==> flow/design.v (excerpt) <==
module top(
    input wire                  clk_i,           
    input wire                  rstn_i,          
    input wire                  start_i,         
    input wire signed   [31:0]  vector_x_i,      
    input wire signed   [31:0]  quant_w_i,       
    output wire                 done_o,          
    output wire signed  [31:0]  dout_o           
);
wire quantize_done;                        
wire dequantize_done;                      
wire signed [7:0]   quantized_data;          
wire signed [31:0]  mac_out [3:0];           
reg signed  [31:0]  mac_o [3:0];             
wire valid;                                
wire mac_done;                             
wire [3:0] mac_done_w;                     
assign mac_done = mac_done_w[0];
reg q_valid;                               
reg [31:0] q_in;                           
Quantize #(
    .WIDTH_INPUT(32), 
    .WIDTH_OUTPUT(8),
    .NUM_CALCULATE(8),                     
    .SCALIING_FACTOR(2408),                
    .QUANTIZE_BIT(8) 
) quantize_inst (
    .clk_i(clk_i),                         
    .rstn_i(rstn_i),                       
    .i_q_en(start_i),                      
    .din_i(vector_x_i),                    
    .o_qout(quantized_data),               
  ...
make LEC_CHECK=0 CAP_MARGIN=20 CELL_PAD_IN_SITES_DETAIL_PLACEMENT=1 CORE_ASPECT_RATIO=1.55 CORE_MARGIN=5 CORE_UTILIZATION=47 CTS_CLUSTER_DIAMETER=195 GPL_ROUTABILITY_DRIVEN=0 GPL_TIMING_DRIVEN=0 PLACE_DENSITY_LB_ADDON=0.02 SLEW_MARGIN=20 finish   # period 44.9 ns
run.sh (not shown) runs the stock make flow with config.mk's settings and CLKGATE_MAP_FILE=.
Edit:
ABC_AREA = 1   (was unset)
CELL_PAD_IN_SITES_DETAIL_PLACEMENT = unset   (was 1)
CORE_ASPECT_RATIO = unset   (was 1.55)
CORE_MARGIN = 2   (was 5)
CORE_UTILIZATION = 71   (was 47)
CTS_CLUSTER_DIAMETER = unset   (was 195)
GPL_ROUTABILITY_DRIVEN = unset   (was 0)
GPL_TIMING_DRIVEN = unset   (was 0)
PLACE_DENSITY_LB_ADDON = unset   (was 0.02)
clock period = 22.3 ns   (was 44.9 ns; I/O delays follow)
After rerunning: Cell count increases by 11%. Area after synthesis went up by 1.8%. Design area came out higher by 3.7%. Worst hold slack gets better by 0.033 ns. First-iteration DRC count rose by 120%.

---

Setup of run A:
The RTL this note starts from:
==> flow/design.v <==
`timescale 1ns / 1ps
module xbip_dsp48_macro_0 (
    input wire                 CLK,
    input wire                 CE,
    input wire signed  [7:0]   A,
    input wire signed  [7:0]   B,
    input wire signed  [30:0]  C,
    output wire signed [31:0]  P
);
assign P = A * B + C;
endmodule
`timescale 1ns / 1ps
module MAC(
    input wire rstn_i,
    input wire clk_i,
    input wire dsp_enable_i,
    input wire dsp_valid_i,
    input wire signed [7:0] dsp_input_i,
    input wire signed [7:0] dsp_weight_i,
    output wire valid_o_d,
    output reg done_o,
    output wire signed [31:0] dsp_output_o
);
reg signed [30:0] partial_sum;     
reg signed [31:0] dsp_output;
wire signed [31:0] dsp_temp;
wire dsp_valid_o;
reg [1:0] dsp_valid_delay;
assign dsp_output_o = dsp_output;
assign dsp_valid_o = dsp_valid_delay[0];
assign valid_o_d = dsp_valid_delay[1];
always @(posedge clk_i or negedge rstn_i) begin
    if (!rstn_i) begin
        partial_sum <= 0;
    end else if (valid_o_d) begin
        partial_sum <= 0;
    end else begin
        partial_sum <= $signed ({dsp_temp[31],dsp_temp[29:0]});
    end 
end
always @(posedge clk_i or negedge rstn_i) begin
    if (!rstn_i) begin
        dsp_valid_delay <=0;
    end
    else begin
        dsp_valid_delay[0] <= dsp_valid_i;
        dsp_valid_delay[1] <= dsp_valid_delay[0];
    end
end
always @(posedge clk_i or negedge rstn_i) begin    
    if(!rstn_i) begin
        dsp_output <= 0;
        done_o <= 0;
    end
    else if (dsp_valid_o) begin
        dsp_output <= dsp_temp;
        done_o <= 1;
    end
    else begin
        dsp_output <=0;
        done_o <= 0;
    end
end 
xbip_dsp48_macro_0 DSP_for_MAC (
    .CLK(clk_i),              
    .CE(dsp_enable_i),        
    .A(dsp_input_i),          
    .B(dsp_weight_i),         
    .C(partial_sum),          
    .P(dsp_temp)              
);
endmodule
module Quantize
#(
    parameter WIDTH_INPUT       = 32, 
    parameter WIDTH_OUTPUT      = 8,
    parameter NUM_CALCULATE     = 8,
    parameter SCALIING_FACTOR   = 2408, 
    parameter QUANTIZE_BIT      = 8
)
(
    input wire                              clk_i,           
    input wire                              rstn_i,          
    input wire                              i_q_en,          
    input wire signed   [WIDTH_INPUT-1:0]   din_i,           
    output wire signed  [WIDTH_OUTPUT-1:0]  o_qout,          
    output wire                             o_qvalid,        
    output wire                             done_o           
);
    localparam LOCAL_COUNTER = $clog2(NUM_CALCULATE);  
    reg         [LOCAL_COUNTER-1:0] rCnt;                
    reg signed  [WIDTH_INPUT-1:0]   rScaled;             
    reg signed  [WIDTH_OUTPUT-1:0]  rClipped;            
    reg     rEn_delay;                                   
    reg     q_valid;                                     
    reg     q_done;                                      
    always @(posedge clk_i) begin
        if (!rstn_i) begin
            rEn_delay <= 0;                        
        end else begin
            rEn_delay <= i_q_en;                   
        end
    end
    always @(posedge clk_i or negedge rstn_i) begin
        if (!rstn_i) begin
            rScaled <= 0;                           
        end else if(din_i >= 0) begin
            rScaled <= (din_i + SCALIING_FACTOR / 2) / SCALIING_FACTOR;  
        end else begin
            rScaled <= (din_i - SCALIING_FACTOR / 2) / SCALIING_FACTOR;  
        end
    end
    always @(posedge clk_i) begin
        if (!rstn_i) begin
            q_valid <= 0;                          
            q_done  <= 0;                          
        end else if (rEn_delay) begin
            q_valid <= 1;                          
        end else if (rCnt == NUM_CALCULATE-2) begin
            q_done  <= 1;                           
        end else if (rCnt == NUM_CALCULATE-1) begin
            q_done  <= 0;                           
            q_valid <= 0;                          
        end
    end
    always @(posedge clk_i) begin
        if (!rstn_i) begin
            rCnt    <= 0;                              
        end else if(q_valid) begin
            rCnt <= rCnt + 1;                       
        end else begin
            rCnt <= 0;                              
        end
    end
    always @(posedge clk_i or negedge rstn_i) begin
        if (!rstn_i) begin
            rClipped <= 0;                          
        end else if (q_valid | rEn_delay) begin
            case(rScaled[QUANTIZE_BIT:QUANTIZE_BIT-1])
                2'b01:  begin
                    rClipped <= {(QUANTIZE_BIT-1){1'b1}};  
                end
                2'b10:  begin
                    rClipped <= {1'b1,{(QUANTIZE_BIT-1){1'b0}}};  
                end
                default:    begin
                    rClipped <= rScaled[QUANTIZE_BIT-1:0];  
                end
            endcase
        end else begin
            rClipped <= 0;                          
        end
    end    
    assign o_qvalid = q_valid;                     
    assign done_o   = q_done;                        
    assign o_qout   = rClipped;                      
endmodule
module Dequantize
#(
    parameter WIDTH_INPUT       = 32,
    parameter WIDTH_OUTPUT      = 32,
    parameter SCALIING_FACTOR_X = 2408,   
    parameter SCALIING_FACTOR_Y = 134,    
    parameter NUM_COUNTER_BIT   = 3,
    parameter NUM_CALCULATE     = 4
)
(
    input wire  clk_i,                               
    input wire  rstn_i,                              
    input wire signed   [WIDTH_INPUT-1:0]   din_i,   
    input wire  valid_i,                             
    output wire valid_o,                             
    output wire done_o,                              
    output wire signed  [WIDTH_OUTPUT-1:0]  dout_o   
);
    reg         [NUM_COUNTER_BIT-1:0]   rCnt;            
    reg signed  [WIDTH_OUTPUT-1:0]      rScaled;         
    reg         q_done;                                  
    reg [1:0]   valid_delay;                             
    always @(posedge clk_i or negedge rstn_i) begin
        if (!rstn_i) begin
            rScaled <= 0;
        end else begin
            rScaled <= din_i * SCALIING_FACTOR_X * SCALIING_FACTOR_Y; 
        end
    end
    always @(posedge clk_i or negedge rstn_i) begin
        if (!rstn_i) begin
            q_done <= 0;
        end else if (rCnt == NUM_CALCULATE-2) begin
            q_done <= 1;
        end else if (rCnt == NUM_CALCULATE-1) begin
            q_done <= 0;
        end
    end
    always @(posedge clk_i or negedge rstn_i) begin
        if (!rstn_i) begin
            rCnt <= 0;
        end else if (valid_o) begin
            rCnt <= rCnt + 1;
        end else begin
            rCnt <= 0;
        end
    end
    always @(posedge clk_i or negedge rstn_i) begin
        if (!rstn_i) begin
            valid_delay <= 0;
        end else begin
            valid_delay[0] <= valid_i;
            valid_delay[1] <= valid_delay[0];
        end
    end
    assign done_o = q_done;
    assign valid_o = valid_delay[1];
    assign dout_o = rScaled;
endmodule
module top(
    input wire                  clk_i,           
    input wire                  rstn_i,          
    input wire                  start_i,         
    input wire signed   [31:0]  vector_x_i,      
    input wire signed   [31:0]  quant_w_i,       
    output wire                 done_o,          
    output wire signed  [31:0]  dout_o           
);
wire quantize_done;                        
wire dequantize_done;                      
wire signed [7:0]   quantized_data;          
wire signed [31:0]  mac_out [3:0];           
reg signed  [31:0]  mac_o [3:0];             
wire valid;                                
wire mac_done;                             
wire [3:0] mac_done_w;                     
assign mac_done = mac_done_w[0];
reg q_valid;                               
reg [31:0] q_in;                           
Quantize #(
    .WIDTH_INPUT(32), 
    .WIDTH_OUTPUT(8),
    .NUM_CALCULATE(8),                     
    .SCALIING_FACTOR(2408),                
    .QUANTIZE_BIT(8) 
) quantize_inst (
    .clk_i(clk_i),                         
    .rstn_i(rstn_i),                       
    .i_q_en(start_i),                      
    .din_i(vector_x_i),                    
    .o_qout(quantized_data),               
    .o_qvalid(valid),                      
    .done_o(quantize_done)                 
);
genvar i;
generate 
    for (i = 0; i < 4; i = i + 1) begin : mac_gen
        MAC mymac(
            .clk_i(clk_i),                 
            .rstn_i(rstn_i),               
            .dsp_enable_i(valid),          
            .dsp_valid_i(quantize_done),   
            .dsp_input_i(quantized_data),  
            .dsp_weight_i(quant_w_i[32-1-8*i:32-8*(i+1)]),  
            .done_o(mac_done_w[i]),        
            .dsp_output_o(mac_out[i])      
        );
        always @(posedge clk_i or negedge rstn_i) begin
            if (!rstn_i) begin
                mac_o[i] <= 0;             
            end else if (mac_done) begin
                mac_o[i] <= mac_out[i];    
            end
        end
    end
endgenerate
Dequantize #(
    .WIDTH_INPUT(32),                      
    .WIDTH_OUTPUT(32), 
    .SCALIING_FACTOR_X(2408), 
    .SCALIING_FACTOR_Y(134),
    .NUM_COUNTER_BIT(3),                   
    .NUM_CALCULATE(4) 
) dequantize_inst (
    .clk_i(clk_i),                         
    .rstn_i(rstn_i),                       
    .din_i(q_in),                          
    .valid_i(q_valid),                     
    .done_o(dequantize_done),              
    .dout_o(dout_o)                        
);
reg [1:0] qCnt;                            
always @(posedge clk_i or negedge rstn_i) begin
    if (!rstn_i) begin
        qCnt <= 0;                         
    end else if (q_valid) begin
        qCnt <= qCnt + 1;                  
    end
end
always @(posedge clk_i or negedge rstn_i) begin
    if (!rstn_i) begin
        q_valid <= 0;                      
    end else if (mac_done) begin
        q_valid <= 1;                      
    end else if (qCnt == 3) begin
        q_valid <= 0;                      
    end
end
always @(posedge clk_i or negedge rstn_i) begin
    if (!rstn_i) begin
        q_in <= 0;                         
    end else if (q_valid) begin
        q_in <= mac_o[qCnt];               
    end else begin
        q_in <= 0;                         
    end
end
assign done_o = dequantize_done ? 1 : 0;   
endmodule
clock: 33.0 ns
lec_check: 0
cap_margin: 20
cell_pad_in_sites_detail_placement: 0
cell_pad_in_sites_global_placement: 3
core_aspect_ratio: 0.93
core_margin: 2
core_utilization: 40
cts_cluster_diameter: 216
gpl_routability_driven: 0
setup_slack_margin: 3.97
slew_margin: 15
tns_end_percent: 10
Relative to run A, the following input files were edited for run B:
# run A
export LEC_CHECK = 0
export CAP_MARGIN = 20
export CELL_PAD_IN_SITES_DETAIL_PLACEMENT = 0
export CELL_PAD_IN_SITES_GLOBAL_PLACEMENT = 3
export CORE_ASPECT_RATIO = 0.93
export CORE_MARGIN = 2
export CORE_UTILIZATION = 40
export CTS_CLUSTER_DIAMETER = 216
export GPL_ROUTABILITY_DRIVEN = 0
export SETUP_SLACK_MARGIN = 3.97
export SLEW_MARGIN = 15
export TNS_END_PERCENT = 10
create_clock -name core_clock -period 33.0 [get_ports {clk_i}]
# run B
export LEC_CHECK = 0
export CAP_MARGIN = 20
export CORE_MARGIN = 2
export CORE_UTILIZATION = 27
export SLEW_MARGIN = 20
create_clock -name core_clock -period 31.4 [get_ports {clk_i}]
Findings:
Per the final summary, run B finished and its layout is clean on timing, DRC and antenna.
Run B vs run A: floorplan core density down
Of run B and run A, run A shows the higher core utilization, with run B below it.
Looking at run B and run A, the number of multi-input combinational cells is a wash.
Run B vs run A on maximum number of pins on one net before global-route repair: run B is the higher one.
Compared with run A, in run B share of the final layout cell area in multi-input gates moved down; global-route met2 utilization moved down; full die area moved up.
The inputs of run C differ from those of run B as listed below.
# run B
export LEC_CHECK = 0
export CAP_MARGIN = 20
export CORE_MARGIN = 2
export CORE_UTILIZATION = 27
export SLEW_MARGIN = 20
create_clock -name core_clock -period 31.4 [get_ports {clk_i}]
# run C
export LEC_CHECK = 0
export CAP_MARGIN = 20
export CORE_MARGIN = 2
export CORE_UTILIZATION = 72
export SLEW_MARGIN = 20
create_clock -name core_clock -period 10.3 [get_ports {clk_i}]
Results
- End-of-flow core utilization up 63 points in run C wrt run B
- Re sequential share of layout area: run C is 2.8 points down on run B.
- Of run C and run B, the run reporting the lower non-clock buffer count was run B.
- On via count, run C does worse than run B.
- Area of all placed cells without fillers: run C and run B compared, lower one is run B
- Taking run B as the reference point, the met3 track demand over resource of run C rises by 9.3 points.
- Taking run B as the reference point, the total met3 wirelength after detailed routing of run C rises by about 600%.
- Run C vs run B — met1 track utilization from global routing rose 35 points.
- Of run B and run C, just one finished clean: run B.
diff inputs: run C => run D
# run C
export LEC_CHECK = 0
export CAP_MARGIN = 20
export CORE_MARGIN = 2
export CORE_UTILIZATION = 72
export SLEW_MARGIN = 20
create_clock -name core_clock -period 10.3 [get_ports {clk_i}]
# run D
export LEC_CHECK = 0
export CAP_MARGIN = 20
export CORE_MARGIN = 2
export CORE_UTILIZATION = 40
export SETUP_SLACK_MARGIN = 4.34
export SLEW_MARGIN = 20
create_clock -name core_clock -period 31.4 [get_ports {clk_i}]
==> comparison <==
Run D ended with every stage complete and zero timing, DRC or antenna violations. Run D reports a lower initial antenna violation count than run C does. Run D ends up with a final number of max-transition violations that is 2 lower than in run C. When run D is measured against run C, its tally of non-filler cells in the final layout turns out 0.83% lower. The worst path setup slack after routing in run D was higher than what run C gave. Area taken by flip-flops and latches delta (run C -> run D): insignificant. Taking run C as the reference, in run D number of fill cells in the layout increased 8561, width of the die increased 86 um.
